File: flow/design.v
module input_buffer #(parameter DATA_WIDTH = 8, parameter SIZE = 64)(
    input logic clk,
    input logic rst,
    input logic write_en,
    input logic [DATA_WIDTH-1:0] data_in,
    output logic [DATA_WIDTH-1:0] data_out,
    input logic [$clog2(SIZE)-1:0] read_addr,
    input logic [$clog2(SIZE)-1:0] write_addr
);
    logic [DATA_WIDTH-1:0] buffer [0:SIZE-1];
    always_ff @(posedge clk or posedge rst) begin
        if (rst)
            for (int i = 0; i < SIZE; i++) buffer[i] <= 0;
        else if (write_en)
            buffer[write_addr] <= data_in;
    end
    assign data_out = buffer[read_addr];
endmodule
module weight_buffer #(parameter DATA_WIDTH = 8, parameter SIZE = 9)(
    input logic clk,
    input logic rst,
    input logic write_en,
    input logic [DATA_WIDTH-1:0] data_in,
    input logic [$clog2(SIZE)-1:0] write_addr,
    output logic [SIZE*DATA_WIDTH-1:0] weights
);
    logic [DATA_WIDTH-1:0] buffer [0:SIZE-1];
    always_ff @(posedge clk or posedge rst) begin
        if (rst)
            for (int i = 0; i < SIZE; i++) buffer[i] <= 0;
        else if (write_en)
            buffer[write_addr] <= data_in;
    end
    for (genvar g = 0; g < SIZE; g++) begin : g_out
        assign weights[g*DATA_WIDTH +: DATA_WIDTH] = buffer[g];
    end
endmodule
module conv2d_core #(parameter DATA_WIDTH = 8)(
    input logic clk,
    input logic rst,
    input logic [9*DATA_WIDTH-1:0] input_window,
    input logic [9*DATA_WIDTH-1:0] weights,
    output logic signed [2*DATA_WIDTH-1:0] conv_out
);
    logic signed [2*DATA_WIDTH-1:0] acc, acc_next;
    always_comb begin
        acc_next = 0;
        for (int i = 0; i < 9; i++) begin
            acc_next += $signed(input_window[i*DATA_WIDTH +: DATA_WIDTH]) * $signed(weights[i*DATA_WIDTH +: DATA_WIDTH]);
        end
    end
    always_ff @(posedge clk or posedge rst) begin
        if (rst)
            acc <= 0;
        else
            acc <= acc_next;
    end
    assign conv_out = acc;
endmodule
module relu #(parameter DATA_WIDTH = 16)(
    input logic signed [DATA_WIDTH-1:0] in,
    output logic signed [DATA_WIDTH-1:0] out
);
    assign out = (in > 0) ? in : 0;
endmodule
module max_pool #(parameter DATA_WIDTH = 8)(
    input logic [DATA_WIDTH-1:0] in0, in1, in2, in3,
    output logic [DATA_WIDTH-1:0] out
);
    assign out = (in0 > in1) ? (in0 > in2 ? (in0 > in3 ? in0 : in3) : (in2 > in3 ? in2 : in3)) :
                              (in1 > in2 ? (in1 > in3 ? in1 : in3) : (in2 > in3 ? in2 : in3));
endmodule
module cnn_accel (
    input  logic        clk,
    input  logic        rst,
    input  logic        wr_en,
    input  logic        wr_sel,      
    input  logic [5:0]  wr_addr,
    input  logic [7:0]  wr_data,
    input  logic        start,
    output logic        ready,
    output logic        out_valid,
    output logic [15:0] out_data
);
    typedef enum logic [1:0] {S_IDLE, S_READ, S_CONV, S_POOL} state_t;
    state_t state;
    logic [3:0] k;           
    logic [1:0] s;           
    logic [1:0] py, px;      
    logic [7:0]  pix;
    logic [5:0]  rd_addr;
    logic [71:0] weights;
    logic [7:0]  win [0:8];
    logic [71:0] win_flat;
    logic signed [15:0] conv_out, relu_out;
    logic [15:0] pool_r [0:3];
    logic [15:0] pool_out;
    logic        out_valid_r;
    assign ready = (state == S_IDLE);
    input_buffer #(.DATA_WIDTH(8), .SIZE(64)) u_ibuf (
        .clk(clk), .rst(rst),
        .write_en(wr_en & ~wr_sel & ready),
        .data_in(wr_data),
        .data_out(pix),
        .read_addr(rd_addr),
        .write_addr(wr_addr)
    );
    weight_buffer #(.DATA_WIDTH(8), .SIZE(9)) u_wbuf (
        .clk(clk), .rst(rst),
        .write_en(wr_en & wr_sel & ready),
        .data_in(wr_data),
        .write_addr(wr_addr[3:0]),
        .weights(weights)
    );
    conv2d_core #(.DATA_WIDTH(8)) u_conv (
        .clk(clk), .rst(rst),
        .input_window(win_flat),
        .weights(weights),
        .conv_out(conv_out)
    );
    for (genvar g = 0; g < 9; g++) begin : g_win
        assign win_flat[g*8 +: 8] = win[g];
    end
    relu #(.DATA_WIDTH(16)) u_relu (.in(conv_out), .out(relu_out));
    max_pool #(.DATA_WIDTH(16)) u_pool (
        .in0(pool_r[0]), .in1(pool_r[1]), .in2(pool_r[2]), .in3(pool_r[3]),
        .out(pool_out)
    );
    logic [1:0] ky, kx;
    always_comb begin
        case (k)
            4'd0: begin ky = 2'd0; kx = 2'd0; end
            4'd1: begin ky = 2'd0; kx = 2'd1; end
            4'd2: begin ky = 2'd0; kx = 2'd2; end
            4'd3: begin ky = 2'd1; kx = 2'd0; end
            4'd4: begin ky = 2'd1; kx = 2'd1; end
            4'd5: begin ky = 2'd1; kx = 2'd2; end
            4'd6: begin ky = 2'd2; kx = 2'd0; end
            4'd7: begin ky = 2'd2; kx = 2'd1; end
            default: begin ky = 2'd2; kx = 2'd2; end
        endcase
    end
    logic [2:0] row, col;
    assign row = {py, 1'b0} + {2'b00, s[1]} + {1'b0, ky};
    assign col = {px, 1'b0} + {2'b00, s[0]} + {1'b0, kx};
    assign rd_addr = {row, col};
    always_ff @(posedge clk or posedge rst) begin
        if (rst) begin
            state       <= S_IDLE;
            k           <= 4'd0;
            s           <= 2'd0;
            py          <= 2'd0;
            px          <= 2'd0;
            out_valid_r <= 1'b0;
            for (int i = 0; i < 9; i++) win[i] <= 8'd0;
            for (int i = 0; i < 4; i++) pool_r[i] <= 16'd0;
        end else begin
            out_valid_r <= 1'b0;
            case (state)
                S_IDLE: begin
                    if (start) begin
                        state <= S_READ;
                        k  <= 4'd0;
                        s  <= 2'd0;
                        py <= 2'd0;
                        px <= 2'd0;
                    end
                end
                S_READ: begin
                    win[k] <= pix;
                    if (k == 4'd8) state <= S_CONV;
                    else k <= k + 4'd1;
                end
                S_CONV: begin
                    state <= S_POOL;
                end
                S_POOL: begin
                    pool_r[s] <= relu_out;
                    k <= 4'd0;
                    if (s == 2'd3) begin
                        out_valid_r <= 1'b1;
                        s <= 2'd0;
                        if (px == 2'd2) begin
                            px <= 2'd0;
                            if (py == 2'd2) begin
                                py <= 2'd0;
                                state <= S_IDLE;
                            end else begin
                                py <= py + 2'd1;
                                state <= S_READ;
                            end
                        end else begin
                            px <= px + 2'd1;
                            state <= S_READ;
                        end
                    end else begin
                        s <= s + 2'd1;
                        state <= S_READ;
                    end
                end
                default: state <= S_IDLE;
            endcase
        end
    end
    assign out_valid = out_valid_r;
    assign out_data  = pool_out;
endmodule
File: flow/run.sh
#!/bin/bash
# the make line also repeats each setting of config.mk as NAME=value (left out here)
make -C /OpenROAD-flow-scripts/flow DESIGN_CONFIG=/design/flow/config.mk WORK_HOME=/design/flow/orfs CLKGATE_MAP_FILE= finish
File: flow/config.mk
export PLATFORM = sky130hd
export DESIGN_NAME = cnn_accel
export DESIGN_NICKNAME = cnn_accel
export VERILOG_FILES = /design/flow/design.v
export SDC_FILE = /design/flow/constraint.sdc
export NUM_CORES = 4
export LEC_CHECK = 0
export CAP_MARGIN = 20
export CORE_MARGIN = 2
export CORE_UTILIZATION = 63
export CTS_CLUSTER_SIZE = 98
export SETUP_SLACK_MARGIN = 0.52
export SLEW_MARGIN = 20
File: flow/constraint.sdc
create_clock -name core_clock -period 4.77 [get_ports {clk}]
set_input_delay 0.9540 -clock core_clock [delete_from_list [all_inputs] [get_ports {clk}]]
set_output_delay 0.9540 -clock core_clock [all_outputs]
set_load 0.01 [all_outputs]
==> metrics.json, run 1 <==
{
  "topRoutingLayerUsed": {"value": "met4"},
  "h-tree-depth": {"value": 3},
  "timing.rr.start": {"value": "u_wbuf.buffer[0][1]"},
  "dr.pass1.iters": {"value": 6},
  "wl_met2": {"value": 87600, "unit": "um"},
  "synth_flops": {"value": 751},
  "yosys-stat-area": {"value": 0.0586, "unit": "sq mm"},
  "core_area": {"value": 0.0919, "unit": "sq mm"},
  "place_area": {"value": 0.0650, "unit": "sq mm"},
  "tritoncts_num_sinks": {"value": 751},
  "synth.cellmix.xorXnorShare": {"value": 1.40, "unit": "%"},
  "combinational_cell_power": {"value": 28.9, "unit": "mW"},
  "power.share.switching": {"value": 45.1, "unit": "%"},
  "min_path_type": {"value": "reg2reg"},
  "hp-start": {"value": "state[1]"},
  "run_status": {"value": "failed layout checks"},
  "clk_lat_worst_skew": {"value": 0.72, "unit": "ns"},
  "cts_tree": {"value": "done"},
  "setup-violations-final": {"value": 20},
  "ys_cells": {"value": 5308},
  "whs_path_depth": {"value": 0},
  "net-switching-power": {"value": 19.6, "unit": "mW"},
  "post-synth-top-count-cell": {"value": "inv_1"},
  "postLayoutCellArea": {"value": 0.0716, "unit": "sq mm"},
  "grt_first_pass_wirelength": {"value": 293000, "unit": "um"},
  "syn-cell-area": {"value": 0.0586, "unit": "sq mm"},
  "initial_utilization": {"value": 63.7, "unit": "%"},
  "warnings": {"value": 46},
  "vdd_drop_max": {"value": 768, "unit": "uV"},
  "timing.critical_path.from_type": {"value": "flip-flop"},
  "largest_area_contributor_in_the_synthesized_netlist": {"value": "dfrtp_1"},
  "placement.io_buffers": {"value": 36},
  "yosys.area_share.aoi": {"value": 7.14, "unit": "%"},
  "netlist_instances": {"value": 5308},
  "root_buffer": {"value": "clkbuf_16"},
  "synth_largest_type_area_fraction": {"value": 32.0, "unit": "%"},
  "flow.area_growth_from_synthesis": {"value": 22.3, "unit": "%"},
  "main_flop_type_after_synthesis": {"value": "dfrtp_1"},
  "dp_hpwl": {"value": 143000, "unit": "um"},
  "failed_layout_checks": {"value": "negative setup slack"},
  "synthAdderAreaFrac": {"value": 29.8, "unit": "%"},
  "synth_async_sr_flop_share": {"value": 100, "unit": "%"},
  "worst_ep_arrival_time": {"value": 8.08, "unit": "ns"},
  "cts_made_buffers": {"value": 86},
  "path_buffers": {"value": 7},
  "maxCapViolCount": {"value": 0},
  "multiInputGateArea": {"value": 0.0378, "unit": "sq mm"},
  "vias_per_cell": {"value": 6.06},
  "rsz0062_at_grt": {"value": "true"},
  "p_comb_share": {"value": 66.5, "unit": "%"},
  "post_layout_nonfiller_instances": {"value": 7304},
  "critical_path_depth": {"value": 26},
  "placed_cells": {"value": 6995},
  "endpoint": {"value": "u_conv.acc[15]"},
  "cellLeakagePower": {"value": 35.6, "unit": "nW"},
  "synthesis.area_per_instance": {"value": 11.0, "unit": "sq um"},
  "layout_setup_ws": {"value": -2.72, "unit": "ns"},
  "timing.hold.worst_endpoint": {"value": "state[3]"},
  "ff_latch_area": {"value": 0.0188, "unit": "sq mm"},
  "gr-total-overflow": {"value": 0},
  "num_rows": {"value": 111},
  "die_width": {"value": 309, "unit": "um"},
  "timing_worst_slew_pin_value": {"value": 1.23, "unit": "ns"},
  "clock_power_share": {"value": 16.2, "unit": "%"},
  "routed-wl-met3": {"value": 16600, "unit": "um"},
  "number_of_nets_in_the_layout": {"value": 6989},
  "crit_start": {"value": "u_wbuf.buffer[0][1]"},
  "power_density_over_the_cells": {"value": 607, "unit": "mW/mm^2"},
  "share_seq_of_total_power": {"value": 17.3, "unit": "%"},
  "finalClockSkew": {"value": 0.0592, "unit": "ns"},
  "syn-num-nets": {"value": 6308},
  "clkSlewWorstSetupHoldPaths": {"value": 0.06, "unit": "ns"},
  "synth_sequential_area_ratio": {"value": 32.1, "unit": "%"},
  "grt_pass1_vias": {"value": 46600},
  "cp_slowest_stage_delay": {"value": 0.62, "unit": "ns"},
  "r2r_slack": {"value": -2.72, "unit": "ns"},
  "synth.top_cells.by_area": {"value": "dfrtp_1 32%, fa_1 24%, mux2_2 12%"},
  "internal_power_of_the_cells": {"value": 23.9, "unit": "mW"},
  "critical_path.endpoint_type": {"value": "flip-flop"},
  "synth_warnings": {"value": 10},
  "totalPowerFinal": {"value": 43.5, "unit": "mW"},
  "power.clock.total": {"value": 7.07, "unit": "mW"},
  "crit_path_time_final": {"value": 7.49, "unit": "ns"},
  "timing.final.max_slew_violations": {"value": 0},
  "detailedRoute.firstIterationViolations": {"value": 4432},
  "leading_cell_types_by_count_after_synthesis": {"value": "836 x inv_1, 750 x dfrtp_1, 691 x fa_1"},
  "total_negative_setup_slack": {"value": -29.81, "unit": "ns"},
  "timing.critical_path.max_delay_family": {"value": "adder cells"},
  "top_logic_kind": {"value": "adder cells"},
  "tally_of_nets_with_antenna_violations_remaining_after_routing": {"value": 0},
  "post-route-period-util": {"value": 157, "unit": "%"},
  "ctsLongestPathBuffers": {"value": 3},
  "drt-total-wl": {"value": 195000, "unit": "um"},
  "vias": {"value": 44300},
  "critPathMaxFanout": {"value": 6},
  "final.fill_count": {"value": 6181},
  "worstReg2RegEnd": {"value": "u_conv.acc[15]"},
  "dieArea": {"value": 0.0954, "unit": "sq mm"},
  "relSlewSlack": {"value": 17.8, "unit": "%"},
  "path_class": {"value": "reg2reg"},
  "simple_gate_share": {"value": 10.3, "unit": "%"},
  "groute.usage.overall": {"value": 42.0, "unit": "%"},
  "per_cell_routed_wire_length": {"value": 26.7, "unit": "um"},
  "edf_count": {"value": 0},
  "largestPowerGroup": {"value": "combinational logic"},
  "drcViolationCount": {"value": 0},
  "critical-path-slowest-cell": {"value": "fa_2"},
  "drt-met1-wl": {"value": 74400, "unit": "um"},
  "grt_max_degree": {"value": 116},
  "gp_routability_congestion": {"value": 1.01},
  "io_pins": {"value": 37},
  "ys_sh_mux": {"value": 12.4, "unit": "%"},
  "antenna_found_initial": {"value": 3},
  "max_freq": {"value": 0.133, "unit": "GHz"},
  "seq_pwr": {"value": 7.52, "unit": "mW"},
  "report.final.hold_viol_count": {"value": 0},
  "crit_required": {"value": 5.36, "unit": "ns"},
  "ys_types": {"value": 84},
  "worst-r2r-cell-count": {"value": 26},
  "dieHeight": {"value": 309, "unit": "um"}
}
per-layer routing:
| metal | vias to the layer above | global-route usage (%) |
|---|---|---|
| met4 | 0 | 28.8 |
| met2 | 2301 | 64.7 |
| li1 | 18800 | - |
| met3 | 701 | 7.45 |
| met5 | - | 0 |
| met1 | 22500 | 54.8 |
per-stage QoR:
stage,hold slack (ns),setup WS (ns),util [%]
after floorplan,0.331,-6.48,-
after global placement,0.338,-2.76,70.7
after detailed placement,0.352,-2.83,70.7
after CTS,0.359,-2.70,76.8
after global routing,0.366,-3.01,77.9
final,0.356,-2.72,77.9
layout make-up:
class | instances | share of cell area (%)
Antenna cell | 6 | 0.0210
Clock buffer | 125 | 3.45
Clock inverter | 29 | 0.714
Inverter | 839 | 4.41
Multi-Input combinational cell | 3507 | 52.8
Sequential cell | 751 | 26.3
Tap cell | 1243 | 2.17
Timing Repair Buffer | 804 | 10.1
repair_timing:
item                       in CTS  in global routing
cloned                          8                  2
pin swaps                     177                100
resized                       497                162
setup endpoints to repair     102                103
setup buffers                  98                 41
hold buffers                    0                  0
==> inputs of run 2 (changes only) <==
Settings changed: ABC_AREA from default to 1, CORE_UTILIZATION 63 to 66, CTS_CLUSTER_SIZE 98 to default, SETUP_SLACK_MARGIN 0.52 to default, SLEW_MARGIN 20 to 5.
Clock period 4.77 ns to 5.51 ns, I/O delays scaled along.
==> metrics.json, run 2 <==
{
  "worstReg2RegEnd": {"value": "u_conv.acc[14]"},
  "drcViolationCount": {"value": 0},
  "maxCapViolCount": {"value": 0},
  "timing.critical_path.max_delay_family": {"value": "adder cells"},
  "vdd_drop_max": {"value": 437, "unit": "uV"},
  "grt_max_degree": {"value": 133},
  "synth_async_sr_flop_share": {"value": 100, "unit": "%"},
  "drt-total-wl": {"value": 196000, "unit": "um"},
  "dr.pass1.iters": {"value": 8},
  "largest_area_contributor_in_the_synthesized_netlist": {"value": "dfrtp_1"},
  "endpoint": {"value": "u_conv.acc[14]"},
  "netlist_instances": {"value": 7385},
  "critical-path-slowest-cell": {"value": "fa_1"},
  "vias_per_cell": {"value": 5.76},
  "seq_pwr": {"value": 5.87, "unit": "mW"},
  "combinational_cell_power": {"value": 7.23, "unit": "mW"},
  "gr-total-overflow": {"value": 0},
  "dieArea": {"value": 0.0930, "unit": "sq mm"},
  "synthAdderAreaFrac": {"value": 29.2, "unit": "%"},
  "pre_cts_ws": {"value": -1.94, "unit": "ns"},
  "run_status": {"value": "failed layout checks"},
  "synth_warnings": {"value": 10},
  "clock_power_share": {"value": 31.1, "unit": "%"},
  "vias": {"value": 51300},
  "critical_path.endpoint_type": {"value": "flip-flop"},
  "timing.final.max_slew_violations": {"value": 0},
  "top_logic_kind": {"value": "adder cells"},
  "share_seq_of_total_power": {"value": 30.9, "unit": "%"},
  "antenna_found_initial": {"value": 7},
  "finalClockSkew": {"value": 0.0499, "unit": "ns"},
  "clk_lat_worst_skew": {"value": 0.70, "unit": "ns"},
  "cp_dominant_cell_by_count": {"value": "fa_1"},
  "grt_first_pass_wirelength": {"value": 301000, "unit": "um"},
  "per_cell_routed_wire_length": {"value": 22.0, "unit": "um"},
  "timing.hold.ws": {"value": 0.379, "unit": "ns"},
  "die_width": {"value": 305, "unit": "um"},
  "path_buffers": {"value": 6},
  "edf_count": {"value": 0},
  "worst-r2r-cell-count": {"value": 27},
  "report.final.hold_viol_count": {"value": 0},
  "synthesis.area_per_instance": {"value": 8.10, "unit": "sq um"},
  "tritoncts_num_sinks": {"value": 751},
  "gp_routability_congestion": {"value": 0.989},
  "critical_path_depth": {"value": 27},
  "ys_cells": {"value": 7385},
  "power_density_over_the_cells": {"value": 281, "unit": "mW/mm^2"},
  "syn-num-nets": {"value": 8385},
  "relSlewSlack": {"value": 22.0, "unit": "%"},
  "timing.rr.start": {"value": "u_wbuf.buffer[6][7]"},
  "io_pins": {"value": 37},
  "power.share.switching": {"value": 40.3, "unit": "%"},
  "layout_setup_ws": {"value": -1.89, "unit": "ns"},
  "flow.area_growth_from_synthesis": {"value": 13.4, "unit": "%"},
  "tally_of_nets_with_antenna_violations_remaining_after_routing": {"value": 0},
  "worst_ep_arrival_time": {"value": 8.00, "unit": "ns"},
  "syn-cell-area": {"value": 0.0598, "unit": "sq mm"},
  "yosys-stat-area": {"value": 0.0598, "unit": "sq mm"},
  "ctsLongestPathBuffers": {"value": 3},
  "cellLeakagePower": {"value": 36.6, "unit": "nW"},
  "root_buffer": {"value": "clkbuf_16"},
  "core_area": {"value": 0.0899, "unit": "sq mm"},
  "critPathMaxFanout": {"value": 7},
  "synth.cellmix.xorXnorShare": {"value": 0.642, "unit": "%"},
  "grt_pass1_vias": {"value": 51100},
  "largestPowerGroup": {"value": "combinational logic"},
  "post-route-period-util": {"value": 134, "unit": "%"},
  "placed_cells": {"value": 8694},
  "net-switching-power": {"value": 7.67, "unit": "mW"},
  "num_rows": {"value": 110},
  "main_flop_type_after_synthesis": {"value": "dfrtp_1"},
  "synth_largest_type_area_fraction": {"value": 31.4, "unit": "%"},
  "ys_types": {"value": 46},
  "final.fill_count": {"value": 6659},
  "dieHeight": {"value": 305, "unit": "um"},
  "failed_layout_checks": {"value": "negative setup slack"},
  "max_freq": {"value": 0.135, "unit": "GHz"},
  "leading_cell_types_by_count_after_synthesis": {"value": "2,333 x nand2_1, 1,375 x inv_1, 750 x dfrtp_1"},
  "yosys.area_share.aoi": {"value": 6.66, "unit": "%"},
  "whs_path_depth": {"value": 0},
  "post_layout_nonfiller_instances": {"value": 8896},
  "cts_hold_buffers": {"value": 0},
  "post-synth-top-count-cell": {"value": "nand2_1"},
  "totalPowerFinal": {"value": 19.0, "unit": "mW"},
  "hp-start": {"value": "state[1]"},
  "min_path_type": {"value": "reg2reg"},
  "path_class": {"value": "reg2reg"},
  "synth.top_cells.by_area": {"value": "dfrtp_1 31%, fa_1 23%, nand2_1 15%"},
  "timing_worst_slew_pin_value": {"value": 1.17, "unit": "ns"},
  "initial_utilization": {"value": 66.5, "unit": "%"},
  "timing.hold.worst_endpoint": {"value": "state[3]"},
  "p_comb_share": {"value": 38.0, "unit": "%"},
  "synth_flops": {"value": 751},
  "rsz0062_at_grt": {"value": "true"},
  "r2r_slack": {"value": -1.89, "unit": "ns"},
  "cp_slowest_stage_delay": {"value": 0.61, "unit": "ns"},
  "detailedRoute.firstIterationViolations": {"value": 6062},
  "setup-violations-final": {"value": 13},
  "crit_required": {"value": 6.12, "unit": "ns"},
  "multiInputGateArea": {"value": 0.0350, "unit": "sq mm"},
  "dp_hpwl": {"value": 147000, "unit": "um"},
  "simple_gate_share": {"value": 21.1, "unit": "%"},
  "ff_latch_area": {"value": 0.0189, "unit": "sq mm"},
  "ys_sh_mux": {"value": 0, "unit": "%"},
  "crit_start": {"value": "u_wbuf.buffer[6][7]"},
  "clkSlewWorstSetupHoldPaths": {"value": 0.06, "unit": "ns"},
  "timing.critical_path.from_type": {"value": "flip-flop"},
  "cts_tree": {"value": "done"},
  "cts_made_buffers": {"value": 83},
  "power.clock.total": {"value": 5.92, "unit": "mW"},
  "synth_sequential_area_ratio": {"value": 31.4, "unit": "%"},
  "internal_power_of_the_cells": {"value": 11.4, "unit": "mW"},
  "groute.usage.overall": {"value": 43.2, "unit": "%"},
  "warnings": {"value": 46},
  "number_of_nets_in_the_layout": {"value": 8651},
  "crit_path_time_final": {"value": 7.40, "unit": "ns"},
  "h-tree-depth": {"value": 3},
  "placement.io_buffers": {"value": 36}
}
-- run 2: repair_timing --
action / 4_1_cts / 5_1_grt
gates resized: 120 / 93
endpoints found under the setup margin: 13 / 13
pin swaps: 71 / 63
setup buffers: 36 / 17
-- run 2: routing by layer --
layer / GRT usage, % / vias up / wire (um) / share of wire, %
li1: - / 22800 / - / -
met1: 59.9 / 25000 / 76600 / 39
met2: 63.7 / 2895 / 84300 / 43
met3: 13.7 / 565 / 25400 / 13
met4: 17.0 / 4 / 9540 / 4.9
met5: 0 / - / 29 / 0.015
-- run 2: per-stage QoR --
step | instance area [sq um] | TNS, ns | util [%]
4_1_cts | 67400 | -18.77 | 75.0
2_1_floorplan | 60300 | -4430.94 | -
3_3_place_gp | 64000 | -18.82 | 71.2
5_1_grt | 67800 | -21.79 | 75.4
6_report | 67800 | -19.19 | 75.4
3_5_place_dp | 64000 | -19.48 | 71.2
-- run 2: layout make-up --
type / count / area share, %
well taps: 1176 / 2.17
clock buffers: 124 / 3.62
clock inverters: 28 / 0.642
inverters: 1394 / 7.76
diodes: 2 / 0.00738
multi-input cells: 4910 / 51.6
repair buffers: 511 / 6.37
flip-flops and latches: 751 / 27.8
==> inputs of run 3 (changes only) <==
Settings changed: SLEW_MARGIN 5 to 20.
Clock period 5.51 ns to 5.67 ns, I/O delays scaled along.
==> metrics.json, run 3 <==
{
  "critical-path-slowest-cell": {"value": "fa_2"},
  "vias_per_cell": {"value": 5.77},
  "power.share.switching": {"value": 40.2, "unit": "%"},
  "worst-r2r-cell-count": {"value": 27},
  "gr-usage-met3": {"value": 12.4, "unit": "%"},
  "yosys-stat-area": {"value": 0.0598, "unit": "sq mm"},
  "tritoncts_num_sinks": {"value": 751},
  "synth.cellmix.xorXnorShare": {"value": 0.642, "unit": "%"},
  "synth_sequential_area_ratio": {"value": 31.4, "unit": "%"},
  "num_rows": {"value": 110},
  "combinational_cell_power": {"value": 7.09, "unit": "mW"},
  "synthAdderAreaFrac": {"value": 29.2, "unit": "%"},
  "share_seq_of_total_power": {"value": 30.4, "unit": "%"},
  "busiest_layer": {"value": "met2"},
  "largestPowerGroup": {"value": "combinational logic"},
  "power.clock.total": {"value": 5.96, "unit": "mW"},
  "p_comb_share": {"value": 37.8, "unit": "%"},
  "vias": {"value": 51200},
  "syn-num-nets": {"value": 8385},
  "antenna_found_initial": {"value": 4},
  "setup-violations-final": {"value": 13},
  "initial_utilization": {"value": 66.5, "unit": "%"},
  "simple_gate_share": {"value": 21.1, "unit": "%"},
  "syn-cell-area": {"value": 0.0598, "unit": "sq mm"},
  "clkSlewWorstSetupHoldPaths": {"value": 0.06, "unit": "ns"},
  "run_status": {"value": "failed layout checks"},
  "critical_path.endpoint_type": {"value": "flip-flop"},
  "number_of_nets_in_the_layout": {"value": 8633},
  "clock_power_share": {"value": 31.8, "unit": "%"},
  "postLayoutCoreUtil": {"value": 75.5, "unit": "%"},
  "yosys.area_share.aoi": {"value": 6.66, "unit": "%"},
  "max_freq": {"value": 0.135, "unit": "GHz"},
  "groute.usage.overall": {"value": 43.0, "unit": "%"},
  "post-synth-top-count-cell": {"value": "nand2_1"},
  "grt_first_pass_wirelength": {"value": 300000, "unit": "um"},
  "root_buffer": {"value": "clkbuf_16"},
  "cellLeakagePower": {"value": 36.6, "unit": "nW"},
  "placement.io_buffers": {"value": 36},
  "r2r_slack": {"value": -1.75, "unit": "ns"},
  "drcViolationCount": {"value": 0},
  "power_density_over_the_cells": {"value": 277, "unit": "mW/mm^2"},
  "crit_start": {"value": "win[4][7]"},
  "synth_warnings": {"value": 10},
  "warnings": {"value": 47},
  "net-switching-power": {"value": 7.54, "unit": "mW"},
  "synth_flops": {"value": 751},
  "critical_path_depth": {"value": 27},
  "synthesis.area_per_instance": {"value": 8.10, "unit": "sq um"},
  "crit_path_time_final": {"value": 7.42, "unit": "ns"},
  "dieHeight": {"value": 305, "unit": "um"},
  "path_class": {"value": "reg2reg"},
  "place_area": {"value": 0.0637, "unit": "sq mm"},
  "edf_count": {"value": 0},
  "final.fill_count": {"value": 6705},
  "tally_of_nets_with_antenna_violations_remaining_after_routing": {"value": 0},
  "top_logic_kind": {"value": "adder cells"},
  "drt-total-wl": {"value": 195000, "unit": "um"},
  "report.final.hold_viol_count": {"value": 0},
  "failed_layout_checks": {"value": "negative setup slack"},
  "netlist_instances": {"value": 7385},
  "leading_cell_types_by_count_after_synthesis": {"value": "2,333 x nand2_1, 1,375 x inv_1, 750 x dfrtp_1"},
  "timing_worst_slew_pin_value": {"value": 1.23, "unit": "ns"},
  "timing.hold.ws": {"value": 0.339, "unit": "ns"},
  "cp_slowest_stage_delay": {"value": 0.58, "unit": "ns"},
  "per_cell_routed_wire_length": {"value": 22.0, "unit": "um"},
  "worstReg2RegEnd": {"value": "u_conv.acc[14]"},
  "grt_max_degree": {"value": 115},
  "ys_cells": {"value": 7385},
  "main_flop_type_after_synthesis": {"value": "dfrtp_1"},
  "flow.area_growth_from_synthesis": {"value": 13.4, "unit": "%"},
  "maxCapViolCount": {"value": 0},
  "rsz0062_at_grt": {"value": "true"},
  "die_width": {"value": 305, "unit": "um"},
  "detailedRoute.firstIterationViolations": {"value": 6404},
  "ys_types": {"value": 46},
  "relSlewSlack": {"value": 18.0, "unit": "%"},
  "globalRouteMet1Util": {"value": 60.4, "unit": "%"},
  "synth_largest_type_area_fraction": {"value": 31.4, "unit": "%"},
  "vdd_drop_max": {"value": 474, "unit": "uV"},
  "worst_ep_arrival_time": {"value": 8.00, "unit": "ns"},
  "timing.critical_path.max_delay_family": {"value": "adder cells"},
  "min_path_type": {"value": "reg2reg"},
  "timing.rr.start": {"value": "win[4][7]"},
  "total_negative_setup_slack": {"value": -17.06, "unit": "ns"},
  "critPathMaxFanout": {"value": 5},
  "endpoint": {"value": "u_conv.acc[14]"},
  "dieArea": {"value": 0.0930, "unit": "sq mm"},
  "synth.top_cells.by_area": {"value": "dfrtp_1 31%, fa_1 23%, nand2_1 15%"},
  "path_buffers": {"value": 6},
  "whs_path_depth": {"value": 0},
  "h-tree-depth": {"value": 3},
  "ys_sh_mux": {"value": 0, "unit": "%"},
  "timing.hold.worst_endpoint": {"value": "state[3]"},
  "globalRouteMet2Util": {"value": 64.0, "unit": "%"},
  "finalClockSkew": {"value": 0.0365, "unit": "ns"},
  "seq_pwr": {"value": 5.71, "unit": "mW"},
  "dr.pass1.iters": {"value": 7},
  "hp-start": {"value": "state[1]"},
  "ctsLongestPathBuffers": {"value": 3},
  "timing.final.max_slew_violations": {"value": 0},
  "synth_async_sr_flop_share": {"value": 100, "unit": "%"},
  "grt_pass1_vias": {"value": 51100},
  "cp_dominant_cell_by_count": {"value": "fa_1"},
  "cts_hold_buffers": {"value": 0},
  "internal_power_of_the_cells": {"value": 11.2, "unit": "mW"},
  "layout_setup_ws": {"value": -1.75, "unit": "ns"},
  "gr-total-overflow": {"value": 0},
  "cts_made_buffers": {"value": 85},
  "io_pins": {"value": 37},
  "gp_routability_congestion": {"value": 1.04},
  "crit_required": {"value": 6.25, "unit": "ns"},
  "core_area": {"value": 0.0899, "unit": "sq mm"},
  "clk_lat_worst_skew": {"value": 0.67, "unit": "ns"},
  "dp_hpwl": {"value": 146000, "unit": "um"},
  "postLayoutCellArea": {"value": 0.0678, "unit": "sq mm"},
  "cts_tree": {"value": "done"},
  "post-route-period-util": {"value": 131, "unit": "%"},
  "timing.critical_path.from_type": {"value": "flip-flop"},
  "largest_area_contributor_in_the_synthesized_netlist": {"value": "dfrtp_1"}
}
## run 3: repair_timing
item | 4_1_cts | 5_1_grt
setup endpoints to repair | 13 | 13
resized | 104 | 165
pin swaps | 78 | 113
buffers inserted | 38 | 28
## run 3: area by class of cell
class                   instances  area [sq um]  share of cell area [%]
multi-input cells            4910         35100                    51.8
flip-flops and latches        751         18900                    27.8
inverters                    1394          5260                    7.75
repair buffers                491          4100                    6.05
clock buffers                 120          2440                    3.60
well taps                    1176          1470                    2.17
clock inverters                35           547                   0.806
diodes                          3          7.51                  0.0111
## run 3: stage by stage
step	cells	setup WS [ns]	total power, mW
2_1_floorplan	7385	-5.76	9.70
3_3_place_gp	8660	-1.74	12.5
3_5_place_dp	8660	-1.82	12.6
4_1_cts	8850	-1.67	18.5
5_1_grt	8879	-2.02	19.4
6_report	8880	-1.75	18.8
## run 3: metal layers
| layer | share of wire, % | wire (um) |
|---|---|---|
| met1 | 39 | 75800 |
| met5 | 0.013 | 26 |
| met2 | 44 | 85400 |
| met3 | 13 | 25800 |
| met4 | 4.3 | 8350 |
==> inputs of run 4 (changes only) <==
Settings changed: CORE_ASPECT_RATIO from default to 0.71, CORE_UTILIZATION 66 to 72, CTS_CLUSTER_DIAMETER from default to 313, CTS_CLUSTER_SIZE from default to 10, HOLD_SLACK_MARGIN from default to 0.28, PLACE_DENSITY from default to 0.38, SETUP_SLACK_MARGIN from default to 1.73, TNS_END_PERCENT from default to 5.
Clock period 5.67 ns to 5.94 ns, I/O delays scaled along.
==> metrics.json, run 4 <==
{
  "ys_sh_mux": {"value": 0, "unit": "%"},
  "critPathMaxFanout": {"value": 3},
  "cts_tree": {"value": "done"},
  "groute.usage.overall": {"value": 48.1, "unit": "%"},
  "synth_async_sr_flop_share": {"value": 100, "unit": "%"},
  "vias": {"value": 52600},
  "vias_per_cell": {"value": 6.01},
  "failed_layout_checks": {"value": "negative setup slack"},
  "simple_gate_share": {"value": 21.1, "unit": "%"},
  "topRoutingLayerUsed": {"value": "met5"},
  "cellLeakagePower": {"value": 36.8, "unit": "nW"},
  "warnings": {"value": 46},
  "largest_area_contributor_in_the_synthesized_netlist": {"value": "dfrtp_1"},
  "synth_sequential_area_ratio": {"value": 31.4, "unit": "%"},
  "edf_count": {"value": 0},
  "h-tree-depth": {"value": 3},
  "power_density_over_the_cells": {"value": 260, "unit": "mW/mm^2"},
  "dieHeight": {"value": 247, "unit": "um"},
  "power.share.switching": {"value": 43.5, "unit": "%"},
  "yosys.area_share.aoi": {"value": 6.66, "unit": "%"},
  "crit_start": {"value": "win[7][5]"},
  "io_pins": {"value": 37},
  "timing.critical_path.max_delay_family": {"value": "adder cells"},
  "synthesis.area_per_instance": {"value": 8.10, "unit": "sq um"},
  "root_buffer": {"value": "clkbuf_16"},
  "timing.final.max_slew_violations": {"value": 0},
  "worst_ep_arrival_time": {"value": 8.14, "unit": "ns"},
  "relSlewSlack": {"value": 23.0, "unit": "%"},
  "initial_utilization": {"value": 72.4, "unit": "%"},
  "whs_path_depth": {"value": 0},
  "p_comb_share": {"value": 41.9, "unit": "%"},
  "yosys-stat-area": {"value": 0.0598, "unit": "sq mm"},
  "rsz0062_at_grt": {"value": "true"},
  "leading_cell_types_by_count_after_synthesis": {"value": "2,333 x nand2_1, 1,375 x inv_1, 750 x dfrtp_1"},
  "totalPowerFinal": {"value": 17.7, "unit": "mW"},
  "min_path_type": {"value": "reg2reg"},
  "timing.hold.worst_endpoint": {"value": "state[3]"},
  "ys_types": {"value": 46},
  "syn-cell-area": {"value": 0.0598, "unit": "sq mm"},
  "clk_lat_worst_skew": {"value": 0.69, "unit": "ns"},
  "main_flop_type_after_synthesis": {"value": "dfrtp_1"},
  "internal_power_of_the_cells": {"value": 10.0, "unit": "mW"},
  "combinational_cell_power": {"value": 7.42, "unit": "mW"},
  "final.fill_count": {"value": 5246},
  "per_cell_routed_wire_length": {"value": 23.3, "unit": "um"},
  "tritoncts_num_sinks": {"value": 751},
  "synth_largest_type_area_fraction": {"value": 31.4, "unit": "%"},
  "grt_first_pass_wirelength": {"value": 306000, "unit": "um"},
  "drt-total-wl": {"value": 204000, "unit": "um"},
  "maxCapViolCount": {"value": 0},
  "post-route-period-util": {"value": 127, "unit": "%"},
  "cp_slowest_stage_delay": {"value": 0.56, "unit": "ns"},
  "tally_of_nets_with_antenna_violations_remaining_after_routing": {"value": 0},
  "hp-start": {"value": "state[1]"},
  "synth_warnings": {"value": 10},
  "gp_routability_congestion": {"value": 1.04},
  "synthAdderAreaFrac": {"value": 29.2, "unit": "%"},
  "net-switching-power": {"value": 7.70, "unit": "mW"},
  "largestPowerGroup": {"value": "combinational logic"},
  "clkSlewWorstSetupHoldPaths": {"value": 0.08, "unit": "ns"},
  "critical_path_depth": {"value": 31},
  "gr-total-overflow": {"value": 0},
  "flow.area_growth_from_synthesis": {"value": 13.8, "unit": "%"},
  "synth.cellmix.xorXnorShare": {"value": 0.642, "unit": "%"},
  "finalClockSkew": {"value": 0.0596, "unit": "ns"},
  "synth_flops": {"value": 751},
  "share_seq_of_total_power": {"value": 30.9, "unit": "%"},
  "dieArea": {"value": 0.0854, "unit": "sq mm"},
  "core_area": {"value": 0.0826, "unit": "sq mm"},
  "timing_worst_slew_pin_value": {"value": 1.15, "unit": "ns"},
  "path_class": {"value": "reg2reg"},
  "syn-num-nets": {"value": 8385},
  "grt_max_degree": {"value": 163},
  "ys_cells": {"value": 7385},
  "setup-violations-final": {"value": 12},
  "placement.io_buffers": {"value": 36},
  "die_width": {"value": 346, "unit": "um"},
  "critical-path-slowest-cell": {"value": "fa_1"},
  "cts_made_buffers": {"value": 85},
  "cts_hold_buffers": {"value": 0},
  "drcViolationCount": {"value": 0},
  "path_buffers": {"value": 9},
  "endpoint": {"value": "u_conv.acc[15]"},
  "antenna_found_initial": {"value": 5},
  "seq_pwr": {"value": 5.47, "unit": "mW"},
  "synth.top_cells.by_area": {"value": "dfrtp_1 31%, fa_1 23%, nand2_1 15%"},
  "layout_setup_ws": {"value": -1.63, "unit": "ns"},
  "report.final.hold_viol_count": {"value": 0},
  "cp_dominant_cell_by_count": {"value": "fa_1"},
  "max_freq": {"value": 0.132, "unit": "GHz"},
  "routed-wl-met3": {"value": 35100, "unit": "um"},
  "clock_power_share": {"value": 27.3, "unit": "%"},
  "vdd_drop_max": {"value": 510, "unit": "uV"},
  "drt-met1-wl": {"value": 76000, "unit": "um"},
  "timing.critical_path.from_type": {"value": "flip-flop"},
  "postLayoutCoreUtil": {"value": 82.3, "unit": "%"},
  "grt_pass1_vias": {"value": 51800},
  "run_status": {"value": "failed layout checks"},
  "worstReg2RegEnd": {"value": "u_conv.acc[15]"},
  "number_of_nets_in_the_layout": {"value": 8637},
  "r2r_slack": {"value": -1.63, "unit": "ns"},
  "worst-r2r-cell-count": {"value": 31},
  "detailedRoute.firstIterationViolations": {"value": 7649},
  "ctsLongestPathBuffers": {"value": 3},
  "post-synth-top-count-cell": {"value": "nand2_1"},
  "top_logic_kind": {"value": "adder cells"},
  "dp_hpwl": {"value": 148000, "unit": "um"},
  "crit_path_time_final": {"value": 7.57, "unit": "ns"},
  "dr.pass1.iters": {"value": 8},
  "num_rows": {"value": 89},
  "timing.rr.start": {"value": "win[7][5]"},
  "crit_required": {"value": 6.50, "unit": "ns"},
  "wl_met2": {"value": 83800, "unit": "um"},
  "critical_path.endpoint_type": {"value": "flip-flop"},
  "power.clock.total": {"value": 4.83, "unit": "mW"},
  "netlist_instances": {"value": 7385}
}
-- run 4: per-layer routing --
layer / vias up / global-route usage, %
met1: 25500 / 66.3
li1: 22700 / -
met3: 654 / 22.5
met4: 4 / 17.8
met2: 3785 / 66.6
met5: - / 2.15
-- run 4: final cells by class --
type	count	area, sq um	area share [%]
sequential	751	18900	27.7
antenna	8	20.0	0.0294
tap	1092	1370	2.01
clock buffer	94	2160	3.18
multi-input combinational	4910	36200	53.2
timing repair buffer	495	4000	5.87
clock inverter	8	185	0.272
inverter	1394	5260	7.74
-- run 4: repair_timing --
action | in CTS | in global routing
endpoints found under the setup margin | 102 | 102
gates cloned | 0 | 0
gates resized | 296 | 328
buffers inserted | 30 | 41
pin swaps | 151 | 282
-- run 4: through the flow --
step                      cell area, sq um  cells  setup slack, ns  hold WS, ns  TNS (ns)
after floorplan                      59800   7385            -5.54        0.331  -4170.59
after global placement               63300   8571            -1.60        0.335    -15.04
after detailed placement             63300   8571            -1.78        0.338    -16.59
after CTS                            66700   8703            -1.52        0.371    -15.18
after global routing                 68000   8749            -1.88        0.373    -18.57
final                                68000   8752            -1.63        0.369    -16.40
==> inputs of run 5 (changes only) <==
Settings changed: ABC_AREA 1 to default, CORE_ASPECT_RATIO 0.71 to default, CTS_CLUSTER_DIAMETER 313 to 382, HOLD_SLACK_MARGIN 0.28 to 0.3, PLACE_DENSITY 0.38 to 0.72, SETUP_SLACK_MARGIN 1.73 to 3.45.
Clock period 5.94 ns to 11.6 ns, I/O delays scaled along.
==> metrics.json, run 5 <==
{
  "die_width": {"value": 289, "unit": "um"},
  "drcViolationCount": {"value": 0},
  "ys_types": {"value": 84},
  "synth.top_cells.by_area": {"value": "dfrtp_1 32%, fa_1 24%, mux2_2 12%"},
  "crit_start": {"value": "win[3][5]"},
  "antenna_found_initial": {"value": 3},
  "vias_per_cell": {"value": 6.50},
  "dp_hpwl": {"value": 127000, "unit": "um"},
  "r2r_slack": {"value": 3.72, "unit": "ns"},
  "tally_of_nets_with_antenna_violations_remaining_after_routing": {"value": 0},
  "hp-start": {"value": "state[1]"},
  "grt_first_pass_wirelength": {"value": 268000, "unit": "um"},
  "h-tree-depth": {"value": 3},
  "clock_power_share": {"value": 19.9, "unit": "%"},
  "clkSlewWorstSetupHoldPaths": {"value": 0.07, "unit": "ns"},
  "worst_ep_arrival_time": {"value": 8.49, "unit": "ns"},
  "netlist_instances": {"value": 5308},
  "rsz0062_at_grt": {"value": "true"},
  "initial_utilization": {"value": 72.7, "unit": "%"},
  "synth_sequential_area_ratio": {"value": 32.1, "unit": "%"},
  "worstReg2RegEnd": {"value": "u_conv.acc[15]"},
  "vdd_drop_max": {"value": 232, "unit": "uV"},
  "path_buffers": {"value": 2},
  "cts_hold_buffers": {"value": 0},
  "syn-num-nets": {"value": 6308},
  "synth_warnings": {"value": 10},
  "leading_cell_types_by_count_after_synthesis": {"value": "836 x inv_1, 750 x dfrtp_1, 691 x fa_1"},
  "setup-violations-final": {"value": 0},
  "post-route-period-util": {"value": 67.9, "unit": "%"},
  "cellLeakagePower": {"value": 30.9, "unit": "nW"},
  "groute.usage.overall": {"value": 43.8, "unit": "%"},
  "worst-r2r-cell-count": {"value": 22},
  "timing_worst_slew_pin_value": {"value": 1.27, "unit": "ns"},
  "finalClockSkew": {"value": 0.0497, "unit": "ns"},
  "critPathMaxFanout": {"value": 9},
  "dr.pass1.iters": {"value": 6},
  "dieArea": {"value": 0.0837, "unit": "sq mm"},
  "power.clock.total": {"value": 2.45, "unit": "mW"},
  "ys_cells": {"value": 5308},
  "simple_gate_share": {"value": 10.3, "unit": "%"},
  "maxCapViolCount": {"value": 0},
  "ctsLongestPathBuffers": {"value": 3},
  "per_cell_routed_wire_length": {"value": 27.6, "unit": "um"},
  "syn-cell-area": {"value": 0.0586, "unit": "sq mm"},
  "clk_lat_worst_skew": {"value": 0.68, "unit": "ns"},
  "flow.area_growth_from_synthesis": {"value": 6.70, "unit": "%"},
  "timing.rr.start": {"value": "win[3][5]"},
  "grt_max_degree": {"value": 167},
  "timing.final.max_slew_violations": {"value": 0},
  "crit_path_time_final": {"value": 7.88, "unit": "ns"},
  "run_status": {"value": "complete, no violations"},
  "detailedRoute.firstIterationViolations": {"value": 4195},
  "path_cells": {"value": "and2_1 > fa_1 > fa_1 > inv_1 > fa_1 > inv_1 > fa_1 > fa_2 > fa_1 > fa_2 > fa_1 > fa_1 > fa_1 > ha_1 > nor2b_1 > o21ai_0 > nand2b_1 > and2_1 > o41ai_4 > o21ai_2 > o41ai_4 > xnor2_1"},
  "timing.hold.worst_endpoint": {"value": "state[3]"},
  "top_logic_kind": {"value": "adder cells"},
  "warnings": {"value": 45},
  "ys_sh_mux": {"value": 12.4, "unit": "%"},
  "critical_path.endpoint_type": {"value": "flip-flop"},
  "post-synth-top-count-cell": {"value": "inv_1"},
  "timing.critical_path.from_type": {"value": "flip-flop"},
  "endpoint": {"value": "u_conv.acc[15]"},
  "combinational_cell_power": {"value": 6.55, "unit": "mW"},
  "power.share.switching": {"value": 48.1, "unit": "%"},
  "max_freq": {"value": 0.127, "unit": "GHz"},
  "cp_slowest_stage_delay": {"value": 0.62, "unit": "ns"},
  "min_path_type": {"value": "reg2reg"},
  "synthesis.area_per_instance": {"value": 11.0, "unit": "sq um"},
  "share_seq_of_total_power": {"value": 26.6, "unit": "%"},
  "drt-total-wl": {"value": 176000, "unit": "um"},
  "synth_async_sr_flop_share": {"value": 100, "unit": "%"},
  "placement.io_buffers": {"value": 36},
  "critical-path-slowest-cell": {"value": "fa_2"},
  "post-cts-setup-buffer-count": {"value": 0},
  "main_flop_type_after_synthesis": {"value": "dfrtp_1"},
  "gp_routability_congestion": {"value": 0.995},
  "pre_cts_ws": {"value": 3.06, "unit": "ns"},
  "cts_made_buffers": {"value": 85},
  "gr-total-overflow": {"value": 0},
  "dieHeight": {"value": 289, "unit": "um"},
  "whs_path_depth": {"value": 0},
  "number_of_nets_in_the_layout": {"value": 6294},
  "postLayoutCoreUtil": {"value": 77.6, "unit": "%"},
  "root_buffer": {"value": "clkbuf_16"},
  "net-switching-power": {"value": 5.90, "unit": "mW"},
  "yosys.area_share.aoi": {"value": 7.14, "unit": "%"},
  "num_rows": {"value": 104},
  "synth.cellmix.xorXnorShare": {"value": 1.40, "unit": "%"},
  "path_class": {"value": "reg2reg"},
  "crit_required": {"value": 12.21, "unit": "ns"},
  "tritoncts_num_sinks": {"value": 751},
  "report.final.hold_viol_count": {"value": 0},
  "largest_area_contributor_in_the_synthesized_netlist": {"value": "dfrtp_1"},
  "cp_dominant_cell_by_count": {"value": "fa_1"},
  "yosys-stat-area": {"value": 0.0586, "unit": "sq mm"},
  "edf_count": {"value": 0},
  "synth_largest_type_area_fraction": {"value": 32.0, "unit": "%"},
  "p_comb_share": {"value": 53.4, "unit": "%"},
  "timing.critical_path.max_delay_family": {"value": "adder cells"},
  "layout_setup_ws": {"value": 3.72, "unit": "ns"},
  "relSlewSlack": {"value": 15.0, "unit": "%"},
  "totalPowerFinal": {"value": 12.3, "unit": "mW"},
  "cts_tree": {"value": "done"},
  "synth_flops": {"value": 751},
  "seq_pwr": {"value": 3.27, "unit": "mW"},
  "core_area": {"value": 0.0805, "unit": "sq mm"},
  "io_pins": {"value": 37},
  "largestPowerGroup": {"value": "combinational logic"},
  "synthAdderAreaFrac": {"value": 29.8, "unit": "%"},
  "grt_pass1_vias": {"value": 43200},
  "vias": {"value": 41400},
  "critical_path_depth": {"value": 22},
  "internal_power_of_the_cells": {"value": 6.37, "unit": "mW"},
  "power_density_over_the_cells": {"value": 196, "unit": "mW/mm^2"}
}
## run 5: layout make-up
type                    count  area, sq um
inverters                 839         3150
multi-input cells        3507        35900
well taps                1060         1330
fillers                  5363        18000
repair buffers            110          908
diodes                      1         2.50
clock buffers              96         2210
flip-flops and latches    751        18800
clock inverters             6          149
## run 5: repair_timing
item | CTS | global route
gates resized | 5 | 15
gates cloned | 0 | 0
pin swaps | 1 | 2
endpoints found under the setup margin | 1 | 4
## run 5: stage by stage
step	std cells	cell area (sq um)	setup TNS, ns	hold slack, ns
after floorplan	5308	58600	-760.90	0.331
after global placement	6266	60000	0	0.333
after detailed placement	6267	60100	0	0.343
after CTS	6369	62400	0	0.358
after global routing	6369	62500	0	0.373
final	6370	62500	0	0.355
## run 5: per-layer routing
| layer | vias up | global-route usage [%] | routed length (um) |
|---|---|---|---|
| met5 | - | 0 | 20 |
| met3 | 726 | 8.69 | 16500 |
| met4 | 4 | 31.8 | 15500 |
| met2 | 2397 | 66.1 | 78800 |
| met1 | 21000 | 57.3 | 65200 |
| li1 | 17300 | - | - |
==> inputs of run 6 (changes only) <==
Settings changed: ABC_AREA from default to 1, CORE_UTILIZATION 72 to 70, CTS_CLUSTER_DIAMETER 382 to 243, CTS_CLUSTER_SIZE 10 to 15, HOLD_SLACK_MARGIN 0.3 to default, PLACE_DENSITY 0.72 to default, SETUP_SLACK_MARGIN 3.45 to default, TNS_END_PERCENT 5 to default.
Clock period 11.6 ns to 5.64 ns, I/O delays scaled along.
==> metrics.json, run 6 <==
{
  "grt_first_pass_wirelength": {"value": 298000, "unit": "um"},
  "report.final.hold_viol_count": {"value": 0},
  "p_comb_share": {"value": 43.2, "unit": "%"},
  "dieHeight": {"value": 296, "unit": "um"},
  "die_width": {"value": 296, "unit": "um"},
  "crit_start": {"value": "u_wbuf.buffer[5][6]"},
  "synthesis.area_per_instance": {"value": 8.10, "unit": "sq um"},
  "yosys.area_share.aoi": {"value": 6.66, "unit": "%"},
  "leading_cell_types_by_count_after_synthesis": {"value": "2,333 x nand2_1, 1,375 x inv_1, 750 x dfrtp_1"},
  "gp_routability_congestion": {"value": 1.07},
  "number_of_nets_in_the_layout": {"value": 8642},
  "maxCapViolCount": {"value": 0},
  "endpoint": {"value": "u_conv.acc[14]"},
  "edf_count": {"value": 0},
  "tally_of_nets_with_antenna_violations_remaining_after_routing": {"value": 0},
  "setup-violations-final": {"value": 13},
  "internal_power_of_the_cells": {"value": 9.56, "unit": "mW"},
  "synth_largest_type_area_fraction": {"value": 31.4, "unit": "%"},
  "dr.pass1.iters": {"value": 10},
  "totalPowerFinal": {"value": 16.9, "unit": "mW"},
  "run_status": {"value": "failed layout checks"},
  "cts_made_buffers": {"value": 56},
  "syn-num-nets": {"value": 8385},
  "placement.io_buffers": {"value": 36},
  "worst-r2r-cell-count": {"value": 28},
  "dp_hpwl": {"value": 147000, "unit": "um"},
  "timing.critical_path.from_type": {"value": "flip-flop"},
  "critPathMaxFanout": {"value": 5},
  "crit_path_time_final": {"value": 7.50, "unit": "ns"},
  "net-switching-power": {"value": 7.34, "unit": "mW"},
  "cellLeakagePower": {"value": 36.1, "unit": "nW"},
  "synth_sequential_area_ratio": {"value": 31.4, "unit": "%"},
  "layout_setup_ws": {"value": -1.86, "unit": "ns"},
  "ys_cells": {"value": 7385},
  "min_path_type": {"value": "reg2reg"},
  "worstReg2RegEnd": {"value": "u_conv.acc[14]"},
  "timing.rr.start": {"value": "u_wbuf.buffer[5][6]"},
  "flow.area_growth_from_synthesis": {"value": 11.5, "unit": "%"},
  "synth.top_cells.by_area": {"value": "dfrtp_1 31%, fa_1 23%, nand2_1 15%"},
  "timing.hold.worst_endpoint": {"value": "state[3]"},
  "path_buffers": {"value": 8},
  "post-route-period-util": {"value": 133, "unit": "%"},
  "synth_async_sr_flop_share": {"value": 100, "unit": "%"},
  "tritoncts_num_sinks": {"value": 751},
  "ctsLongestPathBuffers": {"value": 3},
  "vdd_drop_max": {"value": 782, "unit": "uV"},
  "warnings": {"value": 55},
  "groute.usage.overall": {"value": 45.9, "unit": "%"},
  "multiInputGateArea": {"value": 0.0351, "unit": "sq mm"},
  "drt-total-wl": {"value": 198000, "unit": "um"},
  "simple_gate_share": {"value": 21.1, "unit": "%"},
  "synth_flops": {"value": 751},
  "per_cell_routed_wire_length": {"value": 22.5, "unit": "um"},
  "critical_path_depth": {"value": 28},
  "antenna_found_initial": {"value": 10},
  "hp-start": {"value": "state[1]"},
  "finalClockSkew": {"value": 0.0715, "unit": "ns"},
  "main_flop_type_after_synthesis": {"value": "dfrtp_1"},
  "power_density_over_the_cells": {"value": 254, "unit": "mW/mm^2"},
  "num_rows": {"value": 107},
  "power.clock.total": {"value": 3.88, "unit": "mW"},
  "ff_latch_area": {"value": 0.0189, "unit": "sq mm"},
  "syn-cell-area": {"value": 0.0598, "unit": "sq mm"},
  "max_freq": {"value": 0.133, "unit": "GHz"},
  "initial_utilization": {"value": 70.4, "unit": "%"},
  "synthAdderAreaFrac": {"value": 29.2, "unit": "%"},
  "netlist_instances": {"value": 7385},
  "worst_ep_arrival_time": {"value": 8.08, "unit": "ns"},
  "critical_path.endpoint_type": {"value": "flip-flop"},
  "ys_sh_mux": {"value": 0, "unit": "%"},
  "timing.critical_path.max_delay_family": {"value": "adder cells"},
  "share_seq_of_total_power": {"value": 33.9, "unit": "%"},
  "drcViolationCount": {"value": 0},
  "dieArea": {"value": 0.0878, "unit": "sq mm"},
  "final.fill_count": {"value": 5921},
  "clkSlewWorstSetupHoldPaths": {"value": 0.10, "unit": "ns"},
  "vias": {"value": 51900},
  "whs_path_depth": {"value": 0},
  "h-tree-depth": {"value": 2},
  "top_logic_kind": {"value": "adder cells"},
  "critical-path-slowest-cell": {"value": "fa_1"},
  "core_area": {"value": 0.0849, "unit": "sq mm"},
  "vias_per_cell": {"value": 5.90},
  "ys_types": {"value": 46},
  "clk_lat_worst_skew": {"value": 0.70, "unit": "ns"},
  "yosys-stat-area": {"value": 0.0598, "unit": "sq mm"},
  "detailedRoute.firstIterationViolations": {"value": 6340},
  "place_area": {"value": 0.0639, "unit": "sq mm"},
  "synth.cellmix.xorXnorShare": {"value": 0.642, "unit": "%"},
  "largestPowerGroup": {"value": "combinational logic"},
  "timing_worst_slew_pin_value": {"value": 1.15, "unit": "ns"},
  "largest_area_contributor_in_the_synthesized_netlist": {"value": "dfrtp_1"},
  "io_pins": {"value": 37},
  "combinational_cell_power": {"value": 7.29, "unit": "mW"},
  "cts_tree": {"value": "done"},
  "power.share.switching": {"value": 43.4, "unit": "%"},
  "path_class": {"value": "reg2reg"},
  "rsz0062_at_grt": {"value": "true"},
  "synth_warnings": {"value": 10},
  "failed_layout_checks": {"value": "negative setup slack"},
  "clock_power_share": {"value": 22.9, "unit": "%"},
  "grt_pass1_vias": {"value": 50900},
  "grt_max_degree": {"value": 125},
  "postLayoutCellArea": {"value": 0.0666, "unit": "sq mm"},
  "seq_pwr": {"value": 5.73, "unit": "mW"},
  "cp_dominant_cell_by_count": {"value": "fa_1"},
  "r2r_slack": {"value": -1.86, "unit": "ns"},
  "crit_required": {"value": 6.22, "unit": "ns"},
  "gr-total-overflow": {"value": 0},
  "cp_slowest_stage_delay": {"value": 0.55, "unit": "ns"},
  "relSlewSlack": {"value": 22.9, "unit": "%"},
  "timing.final.max_slew_violations": {"value": 0},
  "root_buffer": {"value": "clkbuf_16"},
  "post-synth-top-count-cell": {"value": "nand2_1"}
}
==> run 6: repair_timing <==
item,4_1_cts,5_1_grt
gates resized,130,138
hold buffers,0,0
pin swaps,86,116
endpoints found under the setup margin,13,14
setup buffers,43,32
==> run 6: per-layer routing <==
metal  wire length (um)  track usage (%)  up-vias
met2              86700             67.7     3343
li1                   -                -    22700
met3              28300             16.5      685
met4              10300             20.5        8
met1              72800             61.6    25200
met5                 57                0        -
==> run 6: area by class of cell <==
type                            count  share of cell area (%)
Antenna cell                        9                  0.0338
Clock inverter                      4                   0.145
Multi-Input combinational cell   4910                    52.6
Sequential cell                   751                    28.3
Tap cell                         1144                    2.15
Clock buffer                       65                    2.15
Inverter                         1394                    7.87
Timing Repair Buffer              529                    6.69
==> run 6: per-stage QoR <==
| step | TNS, ns | std cells | hold WS [ns] | utilization, % | setup WS [ns] |
|---|---|---|---|---|---|
| 2_1_floorplan | -4351.22 | 7385 | 0.331 | - | -5.78 |
| 5_1_grt | -20.83 | 8799 | 0.365 | 78.5 | -2.06 |
| 6_report | -18.84 | 8806 | 0.357 | 78.5 | -1.86 |
| 4_1_cts | -17.43 | 8773 | 0.355 | 77.9 | -1.72 |
| 3_5_place_dp | -18.73 | 8662 | 0.340 | 75.3 | -2.05 |
| 3_3_place_gp | -17.65 | 8662 | 0.333 | 75.3 | -1.94 |
==> inputs of run 7 (changes only) <==
Settings changed: CORE_UTILIZATION 70 to 72, CTS_CLUSTER_DIAMETER 243 to default, CTS_CLUSTER_SIZE 15 to 90, PLACE_DENSITY from default to 0.66.
Clock period 5.64 ns to 6.38 ns, I/O delays scaled along.
==> metrics.json, run 7 <==
{
  "edf_count": {"value": 0},
  "timing_worst_slew_pin_value": {"value": 1.24, "unit": "ns"},
  "synth_sequential_area_ratio": {"value": 31.4, "unit": "%"},
  "gp_routability_congestion": {"value": 1.03},
  "netlist_instances": {"value": 7385},
  "root_buffer": {"value": "clkbuf_16"},
  "syn-num-nets": {"value": 8385},
  "r2r_slack": {"value": -1.17, "unit": "ns"},
  "crit_path_time_final": {"value": 7.55, "unit": "ns"},
  "synth_warnings": {"value": 10},
  "drt-total-wl": {"value": 194000, "unit": "um"},
  "critPathMaxFanout": {"value": 6},
  "antenna_found_initial": {"value": 7},
  "totalPowerFinal": {"value": 16.3, "unit": "mW"},
  "ctsLongestPathBuffers": {"value": 3},
  "synth_async_sr_flop_share": {"value": 100, "unit": "%"},
  "synthesis.area_per_instance": {"value": 8.10, "unit": "sq um"},
  "leading_cell_types_by_count_after_synthesis": {"value": "2,333 x nand2_1, 1,375 x inv_1, 750 x dfrtp_1"},
  "run_status": {"value": "failed layout checks"},
  "setup-violations-final": {"value": 12},
  "drcViolationCount": {"value": 0},
  "seq_pwr": {"value": 5.08, "unit": "mW"},
  "grt_max_degree": {"value": 159},
  "critical_path_depth": {"value": 28},
  "gr-total-overflow": {"value": 0},
  "timing.rr.start": {"value": "win[6][6]"},
  "largest_area_contributor_in_the_synthesized_netlist": {"value": "dfrtp_1"},
  "timing.critical_path.max_delay_family": {"value": "adder cells"},
  "yosys.area_share.aoi": {"value": 6.66, "unit": "%"},
  "net-switching-power": {"value": 6.70, "unit": "mW"},
  "synth_largest_type_area_fraction": {"value": 31.4, "unit": "%"},
  "vdd_drop_max": {"value": 650, "unit": "uV"},
  "dr.pass1.iters": {"value": 10},
  "main_flop_type_after_synthesis": {"value": "dfrtp_1"},
  "timing.critical_path.from_type": {"value": "flip-flop"},
  "initial_utilization": {"value": 72.8, "unit": "%"},
  "tally_of_nets_with_antenna_violations_remaining_after_routing": {"value": 0},
  "synthAdderAreaFrac": {"value": 29.2, "unit": "%"},
  "worst-r2r-cell-count": {"value": 28},
  "layout_setup_ws": {"value": -1.17, "unit": "ns"},
  "topRoutingLayerUsed": {"value": "met5"},
  "tritoncts_num_sinks": {"value": 751},
  "finalClockSkew": {"value": 0.0589, "unit": "ns"},
  "whs_path_depth": {"value": 0},
  "core_area": {"value": 0.0821, "unit": "sq mm"},
  "place_area": {"value": 0.0632, "unit": "sq mm"},
  "ys_types": {"value": 46},
  "crit_start": {"value": "win[6][6]"},
  "num_rows": {"value": 105},
  "clock_power_share": {"value": 30.4, "unit": "%"},
  "dp_hpwl": {"value": 143000, "unit": "um"},
  "cts_tree": {"value": "done"},
  "number_of_nets_in_the_layout": {"value": 8575},
  "cp_dominant_cell_by_count": {"value": "fa_1"},
  "top_logic_kind": {"value": "adder cells"},
  "cts_made_buffers": {"value": 83},
  "worst_ep_arrival_time": {"value": 8.11, "unit": "ns"},
  "ys_cells": {"value": 7385},
  "crit_required": {"value": 6.94, "unit": "ns"},
  "ys_sh_mux": {"value": 0, "unit": "%"},
  "hp-start": {"value": "state[1]"},
  "total_negative_setup_slack": {"value": -10.08, "unit": "ns"},
  "synth.top_cells.by_area": {"value": "dfrtp_1 31%, fa_1 23%, nand2_1 15%"},
  "post-route-period-util": {"value": 118, "unit": "%"},
  "placement.io_buffers": {"value": 36},
  "groute.usage.overall": {"value": 46.8, "unit": "%"},
  "path_class": {"value": "reg2reg"},
  "clkSlewWorstSetupHoldPaths": {"value": 0.06, "unit": "ns"},
  "maxCapViolCount": {"value": 0},
  "synth_flops": {"value": 751},
  "failed_layout_checks": {"value": "negative setup slack"},
  "internal_power_of_the_cells": {"value": 9.55, "unit": "mW"},
  "critical_path.endpoint_type": {"value": "flip-flop"},
  "grt_first_pass_wirelength": {"value": 300000, "unit": "um"},
  "grt_pass1_vias": {"value": 52700},
  "postLayoutCoreUtil": {"value": 81.3, "unit": "%"},
  "report.final.hold_viol_count": {"value": 0},
  "clk_lat_worst_skew": {"value": 0.69, "unit": "ns"},
  "detailedRoute.firstIterationViolations": {"value": 6940},
  "dieArea": {"value": 0.0854, "unit": "sq mm"},
  "endpoint": {"value": "u_conv.acc[14]"},
  "relSlewSlack": {"value": 17.2, "unit": "%"},
  "power_density_over_the_cells": {"value": 243, "unit": "mW/mm^2"},
  "critical-path-slowest-cell": {"value": "fa_1"},
  "final.fill_count": {"value": 5382},
  "wl_met2": {"value": 84800, "unit": "um"},
  "routed-wl-met3": {"value": 27200, "unit": "um"},
  "syn-cell-area": {"value": 0.0598, "unit": "sq mm"},
  "warnings": {"value": 52},
  "dieHeight": {"value": 292, "unit": "um"},
  "max_freq": {"value": 0.132, "unit": "GHz"},
  "share_seq_of_total_power": {"value": 31.2, "unit": "%"},
  "p_comb_share": {"value": 38.4, "unit": "%"},
  "flow.area_growth_from_synthesis": {"value": 11.7, "unit": "%"},
  "simple_gate_share": {"value": 21.1, "unit": "%"},
  "largestPowerGroup": {"value": "combinational logic"},
  "path_buffers": {"value": 7},
  "power.clock.total": {"value": 4.94, "unit": "mW"},
  "postLayoutCellArea": {"value": 0.0668, "unit": "sq mm"},
  "vias_per_cell": {"value": 5.99},
  "min_path_type": {"value": "reg2reg"},
  "combinational_cell_power": {"value": 6.24, "unit": "mW"},
  "die_width": {"value": 292, "unit": "um"},
  "yosys-stat-area": {"value": 0.0598, "unit": "sq mm"},
  "cp_slowest_stage_delay": {"value": 0.56, "unit": "ns"},
  "h-tree-depth": {"value": 3},
  "per_cell_routed_wire_length": {"value": 22.3, "unit": "um"},
  "timing.hold.ws": {"value": 0.355, "unit": "ns"},
  "cellLeakagePower": {"value": 36.2, "unit": "nW"},
  "worstReg2RegEnd": {"value": "u_conv.acc[14]"},
  "io_pins": {"value": 37},
  "post-synth-top-count-cell": {"value": "nand2_1"},
  "power.share.switching": {"value": 41.2, "unit": "%"},
  "drt-met1-wl": {"value": 70700, "unit": "um"},
  "rsz0062_at_grt": {"value": "true"},
  "timing.hold.worst_endpoint": {"value": "state[3]"},
  "synth.cellmix.xorXnorShare": {"value": 0.642, "unit": "%"},
  "cts_hold_buffers": {"value": 0},
  "vias": {"value": 52200},
  "timing.final.max_slew_violations": {"value": 0}
}
-- run 7: stage by stage --
stage / std cells / worst slack (ns)
6_report: 8711 / -1.17
5_1_grt: 8709 / -1.36
4_1_cts: 8688 / -1.00
3_5_place_dp: 8515 / -1.15
3_3_place_gp: 8515 / -1.08
2_1_floorplan: 7385 / -5.19
-- run 7: layout make-up --
type | count | area (sq um) | area share [%]
Clock inverter | 31 | 404 | 0.605
Multi-Input combinational cell | 4910 | 35000 | 52.4
Clock buffer | 116 | 2370 | 3.55
Tap cell | 1070 | 1340 | 2.01
Timing Repair Buffer | 435 | 3530 | 5.28
Inverter | 1394 | 5250 | 7.86
Sequential cell | 751 | 18900 | 28.3
Antenna cell | 4 | 10.0 | 0.0150
-- run 7: metal layers --
layer	up-vias	global-route usage (%)
met5	-	0
met4	8	22.8
met3	764	14.8
met2	3541	69.6
met1	25300	62.9
li1	22600	-
-- run 7: repair_timing --
action	in CTS	in global routing
buffers inserted	26	22
endpoints found under the setup margin	12	12
gates resized	111	90
hold endpoints to repair	0	0
pin swaps	63	59
No activity file was given, so power comes from the tool's default toggle rates.
